==> flow/design.v (excerpt) <==
module axi_gpio_expanded
#(
    parameter C_ALL_INPUTS        = 0,             
    parameter C_ALL_OUTPUTS       = 0,             
    parameter C_GPIO_WIDTH        = 32,            
    parameter C_DOUT_DEFAULT      = 32'h00000000,  
    parameter C_TRI_DEFAULT       = 32'hFFFFFFFF,  
    parameter C_IS_DUAL           = 1,             
    parameter C_ALL_INPUTS_2      = 0,             
    parameter C_ALL_OUTPUTS_2     = 0,             
    parameter C_GPIO2_WIDTH       = 32,            
    parameter C_DOUT_DEFAULT_2    = 32'h00000000,  
    parameter C_TRI_DEFAULT_2     = 32'hFFFFFFFF,  
    parameter C_INTERRUPT_PRESENT = 1              
)
(
    input logic ACLK,     
    input logic ARESETn,  
    input  logic              [8:2] AWADDR,    
    input  logic              [2:0] AWPROT,    
    input  logic                    AWVALID,   
    output logic                    AWREADY,   
    input  logic             [31:0] WDATA,   
    input  logic              [3:0] WSTRB,   
    input  logic                    WVALID,  
    output logic                    WREADY,  
    output logic              [1:0] BRESP,   
    output logic                    BVALID,  
    input  logic                    BREADY,  
    input  logic              [8:2] ARADDR,    
    input  logic              [2:0] ARPROT,    
    input  logic                    ARVALID,   
    output logic                    ARREADY,   
    output logic             [31:0] RDATA,   
    output logic              [1:0] RRESP,   
    output logic                    RVALID,  
    input  logic                    RREADY,  
    output logic ip2intc_irpt,                    
    input  logic  [C_GPIO_WIDTH-1:0] gpio_io_i,   
    output logic  [C_GPIO_WIDTH-1:0] gpio_io_o,   
    output logic  [C_GPIO_WIDTH-1:0] gpio_io_t,   
    input  logic [C_GPIO2_WIDTH-1:0] gpio2_io_i,  
    output logic [C_GPIO2_WIDTH-1:0] gpio2_io_o,  
    output logic [C_GPIO2_WIDTH-1:0] gpio2_io_t   
);
Size in the first run: about 1100 cells after synthesis, roughly 300 flip-flops, roughly 11000 sq um of cells after synthesis.
clock: 4.06 ns
lec_check: 0
abc_area: 0
cap_margin: 20
cell_pad_in_sites_global_placement: 3
core_aspect_ratio: 0.86
core_margin: 2
core_utilization: 48
cts_cluster_diameter: 263
cts_cluster_size: 34
gpl_routability_driven: 0
gpl_timing_driven: 0
hold_slack_margin: 0.2
max_routing_layer: met4
min_routing_layer: met1
place_density_lb_addon: 0.17
setup_slack_margin: -0.26
slew_margin: 30
run.sh (not shown) runs the stock make flow with config.mk's settings and CLKGATE_MAP_FILE=.
The starting point never finished: it broke off in global placement (3_3_place_gp).
Edit:
==> flow/config.mk (replaced) <==
export PLATFORM = sky130hd
export DESIGN_NAME = axi_gpio_expanded
export DESIGN_NICKNAME = axi_gpio_expanded
export VERILOG_FILES = /design/flow/design.v
export SDC_FILE = /design/flow/constraint.sdc
export NUM_CORES = 4
export LEC_CHECK = 0
export CAP_MARGIN = 20
export CORE_MARGIN = 2
export CORE_UTILIZATION = 40
export SLEW_MARGIN = 20
==> flow/constraint.sdc (replaced) <==
create_clock -name core_clock -period 5.0 [get_ports {ACLK}]
set_input_delay 1.0000 -clock core_clock [delete_from_list [all_inputs] [get_ports {ACLK}]]
set_output_delay 1.0000 -clock core_clock [all_outputs]
set_load 0.01 [all_outputs]
The new run passed the timing, design-rule and antenna checks.
Area after synthesis is unchanged.
Die size came out higher by about a fifth.
Synthesized cell count does not change.
Edit:
--- a/flow/config.mk
+++ b/flow/config.mk
@@ -8,4 +8,4 @@
 export CAP_MARGIN = 20
 export CORE_MARGIN = 2
-export CORE_UTILIZATION = 40
+export CORE_UTILIZATION = 63
 export SLEW_MARGIN = 20
==> flow/constraint.sdc (replaced) <==
create_clock -name core_clock -period 6.61 [get_ports {ACLK}]
set_input_delay 1.3220 -clock core_clock [delete_from_list [all_inputs] [get_ports {ACLK}]]
set_output_delay 1.3220 -clock core_clock [all_outputs]
set_load 0.01 [all_outputs]
=> The changed run finished clean; total power fell by 24%; via count rose by about 9%; hold slack hardly moves; design area fell by about 0.8%; sequential cell count stays the same; first-iteration DRC count rose by about 44%; wire length rose by about 0.66%; clock skew fell by 11 ps; register-to-register slack gains 1800 ps; core utilization rose by 32 points; worst setup slack gains 1200 ps.

---

Starting RTL as in the previous note.
Settings: LEC_CHECK=0, ABC_AREA=1, CAP_MARGIN=10, CELL_PAD_IN_SITES_DETAIL_PLACEMENT=0, CELL_PAD_IN_SITES_GLOBAL_PLACEMENT=0, CORE_ASPECT_RATIO=1.25, CORE_MARGIN=2, CORE_UTILIZATION=25, CTS_CLUSTER_DIAMETER=332, GPL_ROUTABILITY_DRIVEN=0, GPL_TIMING_DRIVEN=0, HOLD_SLACK_MARGIN=0.12, MAX_ROUTING_LAYER=met4, PLACE_DENSITY_LB_ADDON=0.21, SETUP_SLACK_MARGIN=0.54, SLEW_MARGIN=0, TNS_END_PERCENT=15; clock period 3.24 ns.
The starting point completed without violations.
Edit:
Settings changed: ABC_AREA 1 to 0, CAP_MARGIN 10 to 20, CORE_ASPECT_RATIO 1.25 to 1.01, CORE_UTILIZATION 25 to 58, CTS_CLUSTER_DIAMETER 332 to unset, GPL_TIMING_DRIVEN 0 to 1, HOLD_SLACK_MARGIN 0.12 to unset, MAX_ROUTING_LAYER met4 to met5, PLACE_DENSITY_LB_ADDON 0.21 to unset, SETUP_SLACK_MARGIN 0.54 to unset, SLEW_MARGIN 0 to 20, TNS_END_PERCENT 15 to unset.
Clock period 3.24 ns to 1.73 ns, I/O delays scaled along.
This time the run produced a layout that fails on negative setup slack.
Routed wire length came out lower by a quarter to a third.
Clock power came out higher by well over a third.
Power came out higher by well over a third.
Via count came out lower by a little under a tenth.
Setup slack loses 1.0 ns.
Edit:
Settings changed: CORE_UTILIZATION 58 to 70, CTS_CLUSTER_SIZE set to 33, GPL_ROUTABILITY_DRIVEN 0 to 1.
Result: The changed run did not get past clock tree synthesis (4_1_cts). Synthesized cell count stays the same. Die area decreases by about a fifth. Synthesized area does not change.
Edit:
Settings changed: CORE_ASPECT_RATIO 1.01 to 0.99, CORE_UTILIZATION 70 to 67, CTS_CLUSTER_SIZE 33 to 37, GPL_ROUTABILITY_DRIVEN 1 to 0.
Clock period 1.73 ns to 1.87 ns, I/O delays scaled along.
What happened:
- Now the flow died in global routing (5_1_grt)
- area after synthesis stays the same
- die size is higher by 4.3%
- synthesized cell count does not change

---

Setup of north:
axi_gpio_expanded again, from the RTL that the note above started with.
clock: 1.74 ns
lec_check: 0
cap_margin: 20
core_margin: 2
core_utilization: 64
hold_slack_margin: 0.3
setup_slack_margin: -0.13
slew_margin: 20
The log for north ends in global routing (5_1_grt) with error GRT-0232, so the run never completed.
Input-level comparison between south and north:
- CORE_UTILIZATION changed from 64 to 30
- SETUP_SLACK_MARGIN removed (was -0.13)
- HOLD_SLACK_MARGIN removed (was 0.3)
- the clock period (ns, I/O delays scaled along) changed from 1.74 to 3.04
==> results <==
south finished end to end and its layout was clean on timing, DRC and antenna. On core region area: between north and south, it ends up lower for north. [south vs north] width of the chip: higher in south. south ended with more count of standard-cell rows than north. Diff north -> south: post-placement cell count higher; area fraction in and, or, nand and nor cells roughly the same; synthesized area roughly the same. Die area, north and south: lower on north. [south vs north] die extent in y: higher in south. Comparing count of instances resized after the clock tree is built for north and south, the smaller number came from south.
Input-level comparison between east and south:
- changing CORE_UTILIZATION from 30 to 66
- setting CTS_CLUSTER_SIZE to 62 for the first time
- changing the clock period (ns, I/O delays scaled along) from 3.04 to 4.09
The clock share of power in east was lower than what south gave. Per the comparison of east with south, deepest level of the CTS H-tree lost 1; worst setup slack went up 0.47 ns; global-route wire length before repair now larger. Sequential power: east < south.
Here is what was changed in the inputs of west compared with east.
- CTS_CLUSTER_SIZE: 62 -> unset
- CORE_UTILIZATION: 66 -> 11
- the clock period (ns, I/O delays scaled along): 4.09 -> 6.61
Findings:
[compare] base=east new=west: design area +12%, reported combinational group power -37%, non-clock buffer contribution to total cell area went down 2.0 points, number of nets still failing antenna checks after routing flat, register-to-register slack higher. west vs east — first-pass GRT wire length climbed by more than 10%. Taking east as the reference point, the post-placement worst setup slack of west rises by 1.60 ns.
Modified inputs, middle compared to west
- a change of CORE_UTILIZATION from 11 to 64
- an added SETUP_SLACK_MARGIN of 1.0
- a change of the clock period (ns, I/O delays scaled along) from 6.61 to 3.39
==> results <==
middle went all the way through the flow, and no timing, DRC or antenna check failed.
Re number of clock sinks: no difference whatsoever between west and middle.
The run showing the greater global-route usage is middle.
Clock distribution power sits higher in middle than in west.
Core util | middle vs west | middle higher
Against west as the reference, middle delivers a higher worst max-slew margin expressed relative to the limit.
Summary of middle over west: routed wire length lost about 30%, total chip power increased by 71% relative to the old numbers.

---

Setup of before:
axi_gpio_expanded again, from the RTL that the note above started with.
==> flow/config.mk <==
export PLATFORM = sky130hd
export DESIGN_NAME = axi_gpio_expanded
export DESIGN_NICKNAME = axi_gpio_expanded
export VERILOG_FILES = /design/flow/design.v
export SDC_FILE = /design/flow/constraint.sdc
export NUM_CORES = 4
export LEC_CHECK = 0
export ABC_AREA = 0
export CAP_MARGIN = 20
export CELL_PAD_IN_SITES_DETAIL_PLACEMENT = 0
export CELL_PAD_IN_SITES_GLOBAL_PLACEMENT = 0
export CORE_ASPECT_RATIO = 1.01
export CORE_MARGIN = 2
export CORE_UTILIZATION = 70
export GPL_ROUTABILITY_DRIVEN = 0
export GPL_TIMING_DRIVEN = 1
export MAX_ROUTING_LAYER = met5
export SETUP_SLACK_MARGIN = 0.51
export SLEW_MARGIN = 20
==> flow/constraint.sdc <==
create_clock -name core_clock -period 1.73 [get_ports {ACLK}]
set_input_delay 0.3460 -clock core_clock [delete_from_list [all_inputs] [get_ports {ACLK}]]
set_output_delay 0.3460 -clock core_clock [all_outputs]
set_load 0.01 [all_outputs]
before: aborted in 4_1_cts (tool error)
What after does differently from before at the input level:
- CORE_ASPECT_RATIO changed from 1.01 to 0.99
- CORE_UTILIZATION changed from 70 to 59
- SETUP_SLACK_MARGIN removed (was 0.51)
## What came out
| after | all stages done | FAIL | setup timing |. On core outline area: between before and after, it ends up lower for before. Site row count, before and after: larger value in after. For overall die height, dividing the value from after by the value from before gives 1.08.
Power is estimated from default activity; no workload was simulated.
